==> trial 18 <==
Design uart_top, start of the top module:
module uart_top #(
    parameter   OPERAND_WIDTH = 512,
    parameter   ADDER_WIDTH   = 128,
    parameter   NBYTES        = OPERAND_WIDTH / 8,  
    parameter   CLK_FREQ      = 125_000_000,
    parameter   BAUD_RATE     = 7_812_500    
  )  
  (
    input   wire   iClk, iRst,
    input   wire   iRx,
    output  wire   oTx
  );
make LEC_CHECK=0 CAP_MARGIN=20 CORE_MARGIN=2 CORE_UTILIZATION=72 CTS_CLUSTER_DIAMETER=399 CTS_CLUSTER_SIZE=10 HOLD_SLACK_MARGIN=0.3 SLEW_MARGIN=20 TNS_END_PERCENT=5 finish   # period 2.33 ns
run.sh (not shown) runs the stock make flow with config.mk's settings and CLKGATE_MAP_FILE=.
==> inputs of build 95, as changes to trial 18 <==
- CORE_UTILIZATION: 72 -> 62
- CTS_CLUSTER_DIAMETER: 399 -> default
- CTS_CLUSTER_SIZE: 10 -> default
- HOLD_SLACK_MARGIN: 0.3 -> default
- PLACE_DENSITY: default -> 0.35
- SETUP_SLACK_MARGIN: default -> 0.63
- TNS_END_PERCENT: 5 -> default
==> flow/constraint.sdc (replaced) <==
create_clock -name core_clock -period 6.7 [get_ports {iClk}]
set_input_delay 1.3400 -clock core_clock [delete_from_list [all_inputs] [get_ports {iClk}]]
set_output_delay 1.3400 -clock core_clock [all_outputs]
set_load 0.01 [all_outputs]
==> inputs of build 20, as changes to trial 18 <==
- CORE_UTILIZATION: 72 -> 44
- CTS_CLUSTER_DIAMETER: 399 -> default
- CTS_CLUSTER_SIZE: 10 -> default
- HOLD_SLACK_MARGIN: 0.3 -> default
- SETUP_SLACK_MARGIN: default -> -0.03
- TNS_END_PERCENT: 5 -> default
==> flow/constraint.sdc (replaced) <==
create_clock -name core_clock -period 3.51 [get_ports {iClk}]
set_input_delay 0.7020 -clock core_clock [delete_from_list [all_inputs] [get_ports {iClk}]]
set_output_delay 0.7020 -clock core_clock [all_outputs]
set_load 0.01 [all_outputs]
==> flow_summary.ini <==
; generated from flow reports
[routing]
drtIter0Drc = 10600
wl_met3_um = 27300

[timing]
finalSetupViolations = 322
fin_ws_ns = -1.25

[finish]
comb_area_mm2 = 0.0522
nets = 14000

[power]
power.density_mw_per_mm2 = 777
p_leak_nw = 48.6
power_frac_seq_pct = 51.4
p_clk_mw = 48.3

[run_status]
status = complete, but fails checks
so_faults = setup timing

[global_route]
antenna_found_initial = 42
grt_usage_pct = 39.4

[clock_network]
cts_resized = 211

[setup_path]
r2r-start = MP_ADDER_INST.regB_Q[72]

[die]
die_x_um = 410
# the run above: trial 18

==> flow_summary.ini <==
; generated from flow reports
[routing]
drtIter0Drc = 6927
wl_met3_um = 14600

[global_route]
antenna_found_initial = 38
overflow = 0
grt_usage_pct = 23.9

[finish]
nets = 13500
largest_cell_class = registers

[clock_network]
cts_resized = 52

[timing]
finalSetupViolations = 4
fin_ws_ns = -0.0921

[run_status]
so_faults = setup timing
status = complete, but fails checks

[power]
power.density_mw_per_mm2 = 554
p_leak_nw = 47.0
power_frac_seq_pct = 48.2

[synthesis]
synthFlopType = dfxtp_1

[die]
die_x_um = 523

[setup_path]
r2r-start = MP_ADDER_INST.regB_Q[72]
# the run above: build 20

==> flow_summary.ini <==
; generated from flow reports
[finish]
nets = 13100

[die]
die_x_um = 442

[global_route]
grt_usage_pct = 31.5
antenna_found_initial = 28

[power]
p_leak_nw = 44.1
power_frac_seq_pct = 50.1

[routing]
wl_met3_um = 16200

[timing]
finalSetupViolations = 0

[run_status]
status = timing/DRC/antenna clean
# the run above: build 95


========
==> inputs of try-raven <==
uart_top again, from the RTL that the note above started with.
==> flow/config.mk <==
export PLATFORM = sky130hd
export DESIGN_NAME = uart_top
export DESIGN_NICKNAME = uart_top
export VERILOG_FILES = /design/flow/design.v
export SDC_FILE = /design/flow/constraint.sdc
export NUM_CORES = 4
export LEC_CHECK = 0
export ABC_AREA = 0
export CAP_MARGIN = 15
export CORE_MARGIN = 7
export CORE_UTILIZATION = 40
export GPL_ROUTABILITY_DRIVEN = 0
export SETUP_SLACK_MARGIN = 1.4
export SLEW_MARGIN = 5
export TNS_END_PERCENT = 70
==> flow/constraint.sdc <==
create_clock -name core_clock -period 5.7 [get_ports {iClk}]
set_input_delay 1.1400 -clock core_clock [delete_from_list [all_inputs] [get_ports {iClk}]]
set_output_delay 1.1400 -clock core_clock [all_outputs]
set_load 0.01 [all_outputs]
==> try-umber (differences from try-raven) <==
- ABC_AREA: 0 -> default
- CAP_MARGIN: 15 -> 35
- CORE_MARGIN: 7 -> 2
- CORE_UTILIZATION: 40 -> 61
- CTS_CLUSTER_DIAMETER: default -> 42
- GPL_ROUTABILITY_DRIVEN: 0 -> default
- SETUP_SLACK_MARGIN: 1.4 -> 1.3
- SLEW_MARGIN: 5 -> 20
- TNS_END_PERCENT: 70 -> 5
==> flow/constraint.sdc (replaced) <==
create_clock -name core_clock -period 8.0 [get_ports {iClk}]
set_input_delay 1.6000 -clock core_clock [delete_from_list [all_inputs] [get_ports {iClk}]]
set_output_delay 1.6000 -clock core_clock [all_outputs]
set_load 0.01 [all_outputs]
==> summary of the runs <==
Synthesized cell count is the same in try-raven and try-umber. Of try-umber and try-raven, try-umber has the higher clock-buffer cell count (gap 11). In try-raven the global-route usage is lower than in try-umber, by 12 points. Between try-raven and try-umber, the lower combinational power is in try-umber (gap 41%, measured against try-umber). try-raven went through all stages and came out clean. try-umber finished with timing, DRC and antenna clean. Power: try-raven is higher than try-umber (about 30%). In try-raven the first-iteration DRC count is smaller than in try-umber, by 1.7%. Against try-raven, the final cell count of try-umber is lower by 7.6%. Between try-raven and try-umber, the lower clock power is in try-umber (gap 23%, measured against try-umber). Wire length: try-umber is larger than try-raven (3.0%).
==> figures <==
item                                               try-umber   try-raven
Leakage                                              45.3 nW     44.4 nW
Met2 Routed Length                                    150 mm      140 mm
Logic power comb                                      858 uW     1.21 mW
Maximum clock frequency                              236 MHz     243 MHz
Worst Tran Pin Value                                 1.29 ns     1.16 ns
Area of combinational cells with multiple inputs   50500 um2   50500 um2
Worst Path Arrival                                   5.06 ns     4.91 ns
NumNets Final                                          13200       13100
Tally of OpenROAD warnings                               269         284
Worst-case headroom to the max-slew limit              14.2%       22.7%
Crit path max-delay cell type                       a211oi_1    a211oi_4
Ratio of total power to cell area                 260 nW/um2  342 nW/um2
Number of tapcells                                      2526        3919
Peak per-stage delay on the critical path            0.66 ns     0.44 ns
Switching Power                                      7.81 mW     9.95 mW
Critical Path Stages                                      14          15
Global-route wire length before repair                490 mm      479 mm
Outcome                             timing/DRC/antenna clean  timing/DRC/antenna clean
Finished Cell Area                                133000 um2  132000 um2

========
==> 02-27 <==
uart_top again, from the RTL that the note above started with.
export LEC_CHECK = 0
export ABC_AREA = 0
export CAP_MARGIN = 40
export CELL_PAD_IN_SITES_DETAIL_PLACEMENT = 2
export CELL_PAD_IN_SITES_GLOBAL_PLACEMENT = 1
export CORE_MARGIN = 7
export CORE_UTILIZATION = 16
export GPL_ROUTABILITY_DRIVEN = 0
export GPL_TIMING_DRIVEN = 0
export MIN_ROUTING_LAYER = met2
export SETUP_SLACK_MARGIN = 1.4
export SLEW_MARGIN = 5
export TNS_END_PERCENT = 70
create_clock -name core_clock -period 5.7 [get_ports {iClk}]
==> inputs of 02-28, as changes to 02-27 <==
ABC_AREA = default   (was 0)
CAP_MARGIN = 20   (was 40)
CELL_PAD_IN_SITES_DETAIL_PLACEMENT = default   (was 2)
CELL_PAD_IN_SITES_GLOBAL_PLACEMENT = default   (was 1)
CORE_MARGIN = 2   (was 7)
CORE_UTILIZATION = 72   (was 16)
CTS_CLUSTER_DIAMETER = 397   (was default)
CTS_CLUSTER_SIZE = 10   (was default)
GPL_ROUTABILITY_DRIVEN = default   (was 0)
GPL_TIMING_DRIVEN = default   (was 0)
MIN_ROUTING_LAYER = default   (was met2)
SETUP_SLACK_MARGIN = default   (was 1.4)
SLEW_MARGIN = 20   (was 5)
TNS_END_PERCENT = 5   (was 70)
==> flow/constraint.sdc (replaced) <==
create_clock -name core_clock -period 2.33 [get_ports {iClk}]
set_input_delay 0.4660 -clock core_clock [delete_from_list [all_inputs] [get_ports {iClk}]]
set_output_delay 0.4660 -clock core_clock [all_outputs]
set_load 0.01 [all_outputs]
==> inputs of 02-02, as changes to 02-27 <==
ABC_AREA = default   (was 0)
CAP_MARGIN = 20   (was 40)
CELL_PAD_IN_SITES_DETAIL_PLACEMENT = default   (was 2)
CELL_PAD_IN_SITES_GLOBAL_PLACEMENT = default   (was 1)
CORE_MARGIN = 2   (was 7)
CORE_UTILIZATION = 58   (was 16)
GPL_ROUTABILITY_DRIVEN = default   (was 0)
GPL_TIMING_DRIVEN = default   (was 0)
MIN_ROUTING_LAYER = default   (was met2)
SETUP_SLACK_MARGIN = default   (was 1.4)
SLEW_MARGIN = 20   (was 5)
TNS_END_PERCENT = default   (was 70)
==> flow/constraint.sdc (replaced) <==
create_clock -name core_clock -period 6.94 [get_ports {iClk}]
set_input_delay 1.3880 -clock core_clock [delete_from_list [all_inputs] [get_ports {iClk}]]
set_output_delay 1.3880 -clock core_clock [all_outputs]
set_load 0.01 [all_outputs]
==> inputs of 09-13, as changes to 02-27 <==
ABC_AREA = default   (was 0)
CAP_MARGIN = 20   (was 40)
CELL_PAD_IN_SITES_DETAIL_PLACEMENT = default   (was 2)
CELL_PAD_IN_SITES_GLOBAL_PLACEMENT = default   (was 1)
CORE_MARGIN = 2   (was 7)
CORE_UTILIZATION = 46   (was 16)
GPL_ROUTABILITY_DRIVEN = default   (was 0)
GPL_TIMING_DRIVEN = default   (was 0)
MIN_ROUTING_LAYER = default   (was met2)
SETUP_SLACK_MARGIN = default   (was 1.4)
SLEW_MARGIN = 20   (was 5)
TNS_END_PERCENT = default   (was 70)
==> flow/constraint.sdc (replaced) <==
create_clock -name core_clock -period 4.2 [get_ports {iClk}]
set_input_delay 0.8400 -clock core_clock [delete_from_list [all_inputs] [get_ports {iClk}]]
set_output_delay 0.8400 -clock core_clock [all_outputs]
set_load 0.01 [all_outputs]
==> qor summary <==
quantity                                                                  02-28              02-27                            09-13              02-02
Place WS                                                              -1.476 ns          0.9391 ns                        0.2206 ns           2.397 ns
CTS clock-pin slew for the worst setup and hold paths                   0.05 ns            0.07 ns                          0.06 ns            0.06 ns
Path depth of the worst reg2reg path                                         16                 16                               16                 14
Total Nets Final                                                         14,009             14,146                           13,244             13,119
Worst path max stage delay                                              0.54 ns            0.48 ns                          0.46 ns            0.91 ns
Max Freq                                                              278.7 MHz          230.3 MHz                        250.6 MHz          220.8 MHz
Power density over cell area                                       777.1 nW/µm²       333.0 nW/µm²                     468.2 nW/µm²       283.5 nW/µm²
Global Route met3 Usage                                                 0.06586             0.2251                          0.02849            0.04048
Layout filler cell count                                                  9,304             84,832                           23,617             17,280
DRT Wirelength                                                         343.9 mm           463.8 mm                         333.1 mm           324.5 mm
Clock-cell share                                                        0.06779            0.08118                          0.08383            0.08188
Worst-case hold path end point                                UART_RX_INST.rRx1  UART_RX_INST.rRx2  UART_RX_INST.rRxData_Current[6]  UART_RX_INST.rRx2
Run status                                             finished with violations  timing/DRC/antenna clean         timing/DRC/antenna clean  timing/DRC/antenna clean
Violated checks                                                    setup timing                  -                                -                  -
Fraction of cell area in non-clock buffers                              0.06519            0.03643                          0.01809           0.009129
CP Depth                                                                     16                 16                               16                 14

========
==> run M <==
Starting RTL as in the previous note.
clock: 2.4 ns
lec_check: 0
abc_area: 1
cap_margin: 0
core_margin: 2
core_utilization: 50
cts_cluster_size: 69
gpl_timing_driven: 1
max_routing_layer: met4
place_density_lb_addon: 0.23
setup_slack_margin: 0.52
slew_margin: 20
==> inputs of run C, as changes to run M <==
ABC_AREA = not set   (was 1)
CAP_MARGIN = 20   (was 0)
CORE_UTILIZATION = 57   (was 50)
CTS_CLUSTER_SIZE = not set   (was 69)
GPL_TIMING_DRIVEN = not set   (was 1)
MAX_ROUTING_LAYER = not set   (was met4)
PLACE_DENSITY_LB_ADDON = not set   (was 0.23)
SETUP_SLACK_MARGIN = -0.52   (was 0.52)
TNS_END_PERCENT = 5   (was not set)
==> flow/constraint.sdc (replaced) <==
create_clock -name core_clock -period 5.34 [get_ports {iClk}]
set_input_delay 1.0680 -clock core_clock [delete_from_list [all_inputs] [get_ports {iClk}]]
set_output_delay 1.0680 -clock core_clock [all_outputs]
set_load 0.01 [all_outputs]
==> inputs of run B, as changes to run M <==
ABC_AREA = not set   (was 1)
CAP_MARGIN = 20   (was 0)
CORE_UTILIZATION = 26   (was 50)
CTS_CLUSTER_SIZE = not set   (was 69)
GPL_TIMING_DRIVEN = not set   (was 1)
MAX_ROUTING_LAYER = not set   (was met4)
PLACE_DENSITY_LB_ADDON = not set   (was 0.23)
SETUP_SLACK_MARGIN = not set   (was 0.52)
==> flow/constraint.sdc (replaced) <==
create_clock -name core_clock -period 8.14 [get_ports {iClk}]
set_input_delay 1.6280 -clock core_clock [delete_from_list [all_inputs] [get_ports {iClk}]]
set_output_delay 1.6280 -clock core_clock [all_outputs]
set_load 0.01 [all_outputs]
==> inputs of run K, as changes to run M <==
ABC_AREA = not set   (was 1)
CAP_MARGIN = 10   (was 0)
CORE_UTILIZATION = 70   (was 50)
CTS_CLUSTER_DIAMETER = 28   (was not set)
CTS_CLUSTER_SIZE = 36   (was 69)
GPL_TIMING_DRIVEN = not set   (was 1)
MAX_ROUTING_LAYER = not set   (was met4)
PLACE_DENSITY_LB_ADDON = not set   (was 0.23)
SETUP_SLACK_MARGIN = 0.89   (was 0.52)
==> flow/constraint.sdc (replaced) <==
create_clock -name core_clock -period 3.55 [get_ports {iClk}]
set_input_delay 0.7100 -clock core_clock [delete_from_list [all_inputs] [get_ports {iClk}]]
set_output_delay 0.7100 -clock core_clock [all_outputs]
set_load 0.01 [all_outputs]
==> results <==
Maximum frequency: run K > run C > run B > run M.
In run B the register-to-register slack is higher than in run C, by 2800 ps.
Against run K, the worst hold slack of run C is higher by 54 ps.
The lowest die size belongs to run K, the highest to run B.
Between run B and run K, the lower utilization is in run B (gap 56 points).
Against run K, the critical path depth of run B is higher by 1.
Run M reached the layout checks and failed them: setup timing. Run B passed the timing, DRC and antenna checks. Run K finished with setup timing left. Run C finished clean.

========
==> inputs of v20 <==
uart_top again, from the RTL that the note above started with.
make LEC_CHECK=0 ABC_AREA=0 CAP_MARGIN=20 CELL_PAD_IN_SITES_DETAIL_PLACEMENT=0 CELL_PAD_IN_SITES_GLOBAL_PLACEMENT=1 CORE_ASPECT_RATIO=1.47 CORE_MARGIN=5 CORE_UTILIZATION=72 CTS_CLUSTER_DIAMETER=264 CTS_CLUSTER_SIZE=99 HOLD_SLACK_MARGIN=0.18 MAX_ROUTING_LAYER=met4 MIN_ROUTING_LAYER=met1 PLACE_DENSITY=0.38 SETUP_SLACK_MARGIN=1.2 SLEW_MARGIN=20 TNS_END_PERCENT=50 finish   # period 4.17 ns
==> inputs of v39, as changes to v20 <==
==> flow/config.mk (replaced) <==
export PLATFORM = sky130hd
export DESIGN_NAME = uart_top
export DESIGN_NICKNAME = uart_top
export VERILOG_FILES = /design/flow/design.v
export SDC_FILE = /design/flow/constraint.sdc
export NUM_CORES = 4
export LEC_CHECK = 0
export ABC_AREA = 0
export CAP_MARGIN = 20
export CELL_PAD_IN_SITES_DETAIL_PLACEMENT = 0
export CORE_ASPECT_RATIO = 1.15
export CORE_MARGIN = 2
export CORE_UTILIZATION = 72
export CTS_CLUSTER_SIZE = 15
export HOLD_SLACK_MARGIN = 0.18
export MAX_ROUTING_LAYER = met4
export MIN_ROUTING_LAYER = met1
export PLACE_DENSITY_LB_ADDON = 0.25
export SETUP_SLACK_MARGIN = -0.28
export SLEW_MARGIN = 20
export TNS_END_PERCENT = 95
==> flow/constraint.sdc (replaced) <==
create_clock -name core_clock -period 2.85 [get_ports {iClk}]
set_input_delay 0.5700 -clock core_clock [delete_from_list [all_inputs] [get_ports {iClk}]]
set_output_delay 0.5700 -clock core_clock [all_outputs]
set_load 0.01 [all_outputs]
==> Slide: Implementation Results <==
Flow Results at a Glance

Status
  – Status: aborted with a tool error
  – Stop stage: 3_1_place_gp_skip_io
  – Stop Error: [ERROR GPL-0301] Utilization 104.354 % exceeds 100%.

Floorplan
  – Die W: ~340 um
  – Floorplan row count: 180
  – Starting density of the core: between 70% and 80%
  – Die y size: about 500 um
  – Die ar.: roughly 170000 um2
  – Core area: roughly 160000 um2

Synth
  – Ys async rst share: 0%
  – Top post-synthesis cells by count: dfxtp_1 (3160), nand2_1 (2882), a21oi_1 (1530)
  – Number of enable flip-flop cells: 2
  – Mux frac, synth: 4.33%
  – Top cells, area: dfxtp_1 (53%), nand2_1 (9.1%), a21oi_1 (6.4%), a211oi_1 (5.7%), mux2i_1 (4.3%)
  – Cell Area, Synth: about 120000 um2
  – Simple Share, Synth: between 15 and 20%
  – Syn nets: roughly 14000
  – Dominant cell area share: a little over half
[end of results for v20]
==> Slide: Implementation Results <==
Run Summary

Status
  – Status: finished with violations
  – Layout Check Fails: setup timing

STA
  – Setup Viol. Count Final: 124
  – Setup WS post-layout: -719 ps

Synth
  – Top post-synthesis cells by count: dfxtp_1 (3160), nand2_1 (2882), a21oi_1 (1530)
  – Ys async rst share: 0%
  – Simple Share, Synth: between 15 and 20%
  – Syn nets: approximately 14000
  – Top cells, area: dfxtp_1 (53%), nand2_1 (9.1%), a21oi_1 (6.4%), a211oi_1 (5.7%), mux2i_1 (4.3%)

Floorplan
  – Die W: about 380 um
  – Starting density of the core: around 73%
  – Die ar.: ~170000 um2
  – Floorplan row count: 159
  – Core area: roughly 160000 um2
[end of results for v39]
Power figures rest on the tool's default switching activity, not on a simulated workload.
